==> flow/design.v (excerpt) <==
module bf16_unit
# (parameter G = 6) (
    input  clk,
    input  reset,
    input  [15:0] in1,
    input  [15:0] in2,
    input  [15:0] in3,
    input  [15:0] in4,
    input  [15:0] in5,
    input  [15:0] in6,
    input  [15:0] in7,
    input  [15:0] in8,
    input  [15:0] in9,
    input  [15:0] in10,
    input  [15:0] in11,
    input  [15:0] in12,
    input  [15:0] in13,
    input  [15:0] in14,
    input  [15:0] in15,
    input  [15:0] in16,
    input  [15:0] in17,
    input  [15:0] in18,
    input  [4:0] funct5,
    output wire [15:0] result
);
    reg [4:0] p1_funct5;
    reg [4:0] p2_funct5;
    reg [4:0] p3_funct5;
    reg [4:0] p4_funct5;
    reg [4:0] p5_funct5;
    reg [4:0] p6_funct5;
    reg [4:0] p7_funct5;
    reg [4:0] p8_funct5;
    reg [4:0] p9_funct5;
    reg [4:0] p10_funct5;
    reg [4:0] p11_funct5;
    reg [4:0] p12_funct5;
    reg [4:0] p13_funct5;
    reg [4:0] p14_funct5;
    reg [4:0] p15_funct5;
    reg [15:0] p1_in1;
    reg [15:0] p1_in2;
    reg [15:0] p1_in3;
    reg [15:0] p2_in1;
    reg [15:0] p2_in2;
    reg [15:0] p2_in3;
    reg [15:0] p3_in1;
    reg [15:0] p3_in2;
    reg [15:0] p3_in3;
    reg [15:0] p4_in1;
    reg [15:0] p4_in2;
    reg [15:0] p4_in3;
    reg [15:0] p5_in1;
    reg [15:0] p5_in2;
    reg [15:0] p5_in3;
    reg [15:0] p6_in1;
    reg [15:0] p6_in2;
    reg [15:0] p6_in3;
    reg [15:0] p7_in1;
    reg [15:0] p7_in2;
    reg [15:0] p7_in3; 
    reg [15:0] p8_in1;
    reg [15:0] p8_in2;
    reg [15:0] p8_in3; 
    reg [15:0] p9_in1;
    reg [15:0] p9_in2;
    reg [15:0] p9_in3; 
    wire [15:0] mux_mult_add_sub;
    wire [15:0] mux_macc;
    wire [15:0] s_in1;
    wire [15:0] s_in2;
    wire [15:0] s_in3;
    bf16_SIMD_MACC bf16_SIMD(
      .clk(clk),
      .reset(reset),
      .in1(in1),
      .in2(in2),
      .in3(in3),
      .in4(in4),
  ...
clock: 5.15 ns
lec_check: 0
abc_area: 0
cap_margin: 20
core_aspect_ratio: 0.52
core_margin: 2
core_utilization: 72
cts_cluster_diameter: 80
gpl_routability_driven: 1
setup_slack_margin: 0.66
slew_margin: 20
run.sh (not shown) runs the stock make flow with config.mk's settings and CLKGATE_MAP_FILE=.
The starting point finished with negative setup slack left.
Rerun with:
- CORE_UTILIZATION: 72 -> 61
- CTS_CLUSTER_SIZE: default -> 26
- HOLD_SLACK_MARGIN: default -> 0.18
- SETUP_SLACK_MARGIN: 0.66 -> default
- clock period: 5.15 -> 5.84 ns (I/O delays scaled with it)
The new run passed the timing, DRC and antenna checks.
Cell area shrinks by 3.6%.
Via count falls by 5.6%.
Setup slack improves by 0.33 ns.
Sequential share of layout area is higher by 1.2 points.
Routed wire length drops by about 6%.
Sequential power came out lower by 12%.
Flip-flop count stays the same.
Combinational power falls by about 16%.
Synthesized area is unchanged.
Clock-buffer cell count fell by 210.
Cell count rose by about 0.47%.
Rerun with:
- ABC_AREA: 0 -> default
- CORE_ASPECT_RATIO: 0.52 -> default
- CORE_UTILIZATION: 61 -> 40
- CTS_CLUSTER_DIAMETER: 80 -> default
- CTS_CLUSTER_SIZE: 26 -> default
- GPL_ROUTABILITY_DRIVEN: 1 -> default
- HOLD_SLACK_MARGIN: 0.18 -> default
- PLACE_DENSITY: default -> 0.6
- clock period: 5.84 -> 12.4 ns (I/O delays scaled with it)
What happened:
- The changed run completed without violations
- routed wire length went down by a few percent
- synthesized area stays the same
- worst hold slack gets worse by 0.0076 ns
- setup slack gets better by 4.1 ns
- global-route usage went down by 11 points
- combinational power went down by well over a third
- first-iteration DRC count went down by well over a third
- total power went down by well over a third
- sequential share of layout area went down by 1.9 points
Rerun with:
- CORE_UTILIZATION: 40 -> 55
- clock period: 12.4 -> 6.68 ns (I/O delays scaled with it)
Routed wire length increases by about 3.7%.
Total power went up by 85%.
Worst setup slack got worse by 4.0 ns.
Sequential share of layout area goes up by 0.35 points.
Cell area decreases by 1.0%.
Core utilization came out higher by 16 points.
Non-clock buffer count goes up by 14.
Cell count shrinks by 6.2%.
Via count climbs by 0.53%.
Register-to-register slack is worse by 5.6 ns.

run 1:
Starting RTL as in the previous note.
Settings: LEC_CHECK=0, ABC_AREA=0, CAP_MARGIN=20, CORE_ASPECT_RATIO=0.93, CORE_MARGIN=2, CORE_UTILIZATION=72, CTS_CLUSTER_DIAMETER=80, GPL_ROUTABILITY_DRIVEN=1, MAX_ROUTING_LAYER=met4, PLACE_DENSITY_LB_ADDON=0.02, SETUP_SLACK_MARGIN=1.26, SLEW_MARGIN=20; clock period 4.39 ns.
Layout checks on run 1: not met. Flow itself completed; violations: negative setup slack.
The inputs of run 2 differ from those of run 1 as listed below.
==> flow/config.mk <==
export PLATFORM = sky130hd
export DESIGN_NAME = bf16_unit
export DESIGN_NICKNAME = bf16_unit
export VERILOG_FILES = /design/flow/design.v
export SDC_FILE = /design/flow/constraint.sdc
export NUM_CORES = 4
export LEC_CHECK = 0
export CAP_MARGIN = 20
export CORE_MARGIN = 2
export CORE_UTILIZATION = 72
export CTS_CLUSTER_DIAMETER = 350
export CTS_CLUSTER_SIZE = 14
export SLEW_MARGIN = 20
==> flow/constraint.sdc <==
create_clock -name core_clock -period 4.86 [get_ports {clk}]
set_input_delay 0.9720 -clock core_clock [delete_from_list [all_inputs] [get_ports {clk}]]
set_output_delay 0.9720 -clock core_clock [all_outputs]
set_load 0.01 [all_outputs]
==> comparison <==
STATUS run=run 2 STAGES=ALL_DONE FINAL_CHECKS=FAILED CAUSE=negative setup slack. The combinational cell fraction of total power of run 2 and that of run 1 are within noise of each other. Type of the tightest min-delay check: in2reg -> run 1, reg2reg -> run 2. Relative to run 1, proportion of final cell area spent on non-clock buffers has gone down in run 2. Going from run 1 to run 2, proportion of total power due to net switching shrinks by 0.15 points. Run 2 — transition time at the pin with the least slew margin 110 ps lower, run 1 as reference. On total non-filler cell area in the finished layout: between run 1 and run 2, it ends up lower for run 2. Measured against run 1, the combinational power of run 2 comes out at 0.804 times the reference value. Compared with run 1, run 2 shows power lower by about 20%. Delta (run 2 minus run 1): worst clock skew on the final layout rose by 14 ps; tap cell count fell by 1.7%; core utilization before placement fell by 0.28 points.
diff inputs: run 2 => run 3
==> flow/config.mk <==
export PLATFORM = sky130hd
export DESIGN_NAME = bf16_unit
export DESIGN_NICKNAME = bf16_unit
export VERILOG_FILES = /design/flow/design.v
export SDC_FILE = /design/flow/constraint.sdc
export NUM_CORES = 4
export LEC_CHECK = 0
export ABC_AREA = 1
export CAP_MARGIN = 20
export CORE_MARGIN = 2
export CORE_UTILIZATION = 72
export CTS_CLUSTER_DIAMETER = 350
export CTS_CLUSTER_SIZE = 14
export PLACE_DENSITY_LB_ADDON = 0.07
export SLEW_MARGIN = 20
==> flow/constraint.sdc <==
create_clock -name core_clock -period 4.26 [get_ports {clk}]
set_input_delay 0.8520 -clock core_clock [delete_from_list [all_inputs] [get_ports {clk}]]
set_output_delay 0.8520 -clock core_clock [all_outputs]
set_load 0.01 [all_outputs]
==> results <==
The runs compared here, run 2 and run 3, all ended either early or with open violations. Run 2 -> run 3: cell row count increased by a few percent. Run 3 vs run 2 — setup slack after layout dropped 15 ps. Looking at critical path launch point, the bf16_SIMD.ROOT.p4_reg_alu_r[8] result is from run 3; the fmadd_fmsub.p6_reg_alu_r[7] one comes from run 2. For the global router's overall resource usage, run 3 came in 3.1 points higher than run 2 did. Run 3 ends up with lower setup slack of the most critical reg-to-reg path than run 2 does. The run showing the smaller layout-stage area growth over the synthesis result is run 2.
diff inputs: run 3 => run 4
==> flow/config.mk <==
export PLATFORM = sky130hd
export DESIGN_NAME = bf16_unit
export DESIGN_NICKNAME = bf16_unit
export VERILOG_FILES = /design/flow/design.v
export SDC_FILE = /design/flow/constraint.sdc
export NUM_CORES = 4
export LEC_CHECK = 0
export CAP_MARGIN = 20
export CORE_MARGIN = 2
export CORE_UTILIZATION = 72
export PLACE_DENSITY = 0.42
export SLEW_MARGIN = 20
==> flow/constraint.sdc <==
create_clock -name core_clock -period 7.25 [get_ports {clk}]
set_input_delay 1.4500 -clock core_clock [delete_from_list [all_inputs] [get_ports {clk}]]
set_output_delay 1.4500 -clock core_clock [all_outputs]
set_load 0.01 [all_outputs]
[summary]
Run 4: PASS, flow complete, no timing, DRC or antenna violations
Of the two values seen for cell with the biggest individual delay on the critical path, sky130_fd_sc_hd__or4_1 was produced by run 4 and sky130_fd_sc_hd__or3_1 by run 3.
Area growth from synthesis to layout delta (run 3 -> run 4): insignificant
Count of cells along the worst register-to-register path: run 4 lower than run 3
Global routing usage on met1 in run 4 is 5.0 points below run 3.
Changes observed in run 4 relative to run 3: global router's overall resource usage shrank by 2.9 points; placed instance count fell by about 26%; met2 wirelength from detailed routing fell by about 15%; data arrival time of the critical path higher; final design instance area without fill now sits lower.
| largest stage delay on the critical path | run 4 vs run 3 | 350 ps higher |
Input changes introduced in run 5 (baseline for comparison: run 4):
==> flow/config.mk <==
export PLATFORM = sky130hd
export DESIGN_NAME = bf16_unit
export DESIGN_NICKNAME = bf16_unit
export VERILOG_FILES = /design/flow/design.v
export SDC_FILE = /design/flow/constraint.sdc
export NUM_CORES = 4
export LEC_CHECK = 0
export CAP_MARGIN = 15
export CORE_MARGIN = 2
export CORE_UTILIZATION = 72
export PLACE_DENSITY = 0.6
export SLEW_MARGIN = 20
==> flow/constraint.sdc <==
create_clock -name core_clock -period 5.24 [get_ports {clk}]
set_input_delay 1.0480 -clock core_clock [delete_from_list [all_inputs] [get_ports {clk}]]
set_output_delay 1.0480 -clock core_clock [all_outputs]
set_load 0.01 [all_outputs]
No crash in run 5: every stage finished, but the layout fails its final checks due to negative setup slack.
Run 4 was carried through to the last stage, and its layout satisfied the timing, DRC and antenna checks.
Looking at worst setup slack across both flows, run 5 is the weaker of the two, with run 4 ahead.
Final setup violation count, run 4 and run 5: lower on run 4
Looking at non-clock buffer count, run 5 sits 106 higher than run 4 does.
First-pass GRT wire length delta for run 5 relative to run 4: 14000 um higher
What run 6 does differently from run 5 at the input level:
==> flow/config.mk <==
export PLATFORM = sky130hd
export DESIGN_NAME = bf16_unit
export DESIGN_NICKNAME = bf16_unit
export VERILOG_FILES = /design/flow/design.v
export SDC_FILE = /design/flow/constraint.sdc
export NUM_CORES = 4
export LEC_CHECK = 0
export CAP_MARGIN = 20
export CORE_MARGIN = 2
export CORE_UTILIZATION = 68
export CTS_CLUSTER_SIZE = 32
export PLACE_DENSITY = 0.6
export SLEW_MARGIN = 20
==> flow/constraint.sdc <==
create_clock -name core_clock -period 7.21 [get_ports {clk}]
set_input_delay 1.4420 -clock core_clock [delete_from_list [all_inputs] [get_ports {clk}]]
set_output_delay 1.4420 -clock core_clock [all_outputs]
set_load 0.01 [all_outputs]
==> comparison <==
Run 6 finished all stages; the layout is clean. Tightest hold margin (lower): run 5. Number of standard cells in the layout, taps in and fillers out ended up 0.39% higher on run 6 than on run 5. Changes observed in run 6 relative to run 5: post-layout total power shrank by about 26%; fraction of the core area covered by cells at the end of the flow shrank by 4.4 points; global-route total usage across every layer shrank by 3.1 points. Compared with run 5, sum of met2 wire segment lengths after detailed routing in run 6 decreased by a few percent. Number of antenna violations at the first check in global routing: run 6 < run 5. [compare] base=run 5 new=run 6: clock power share has increased; instance tally after logic synthesis held; post-CTS setup repair buffer count now sits lower.
No activity file was given, so power comes from the tool's default toggle rates.
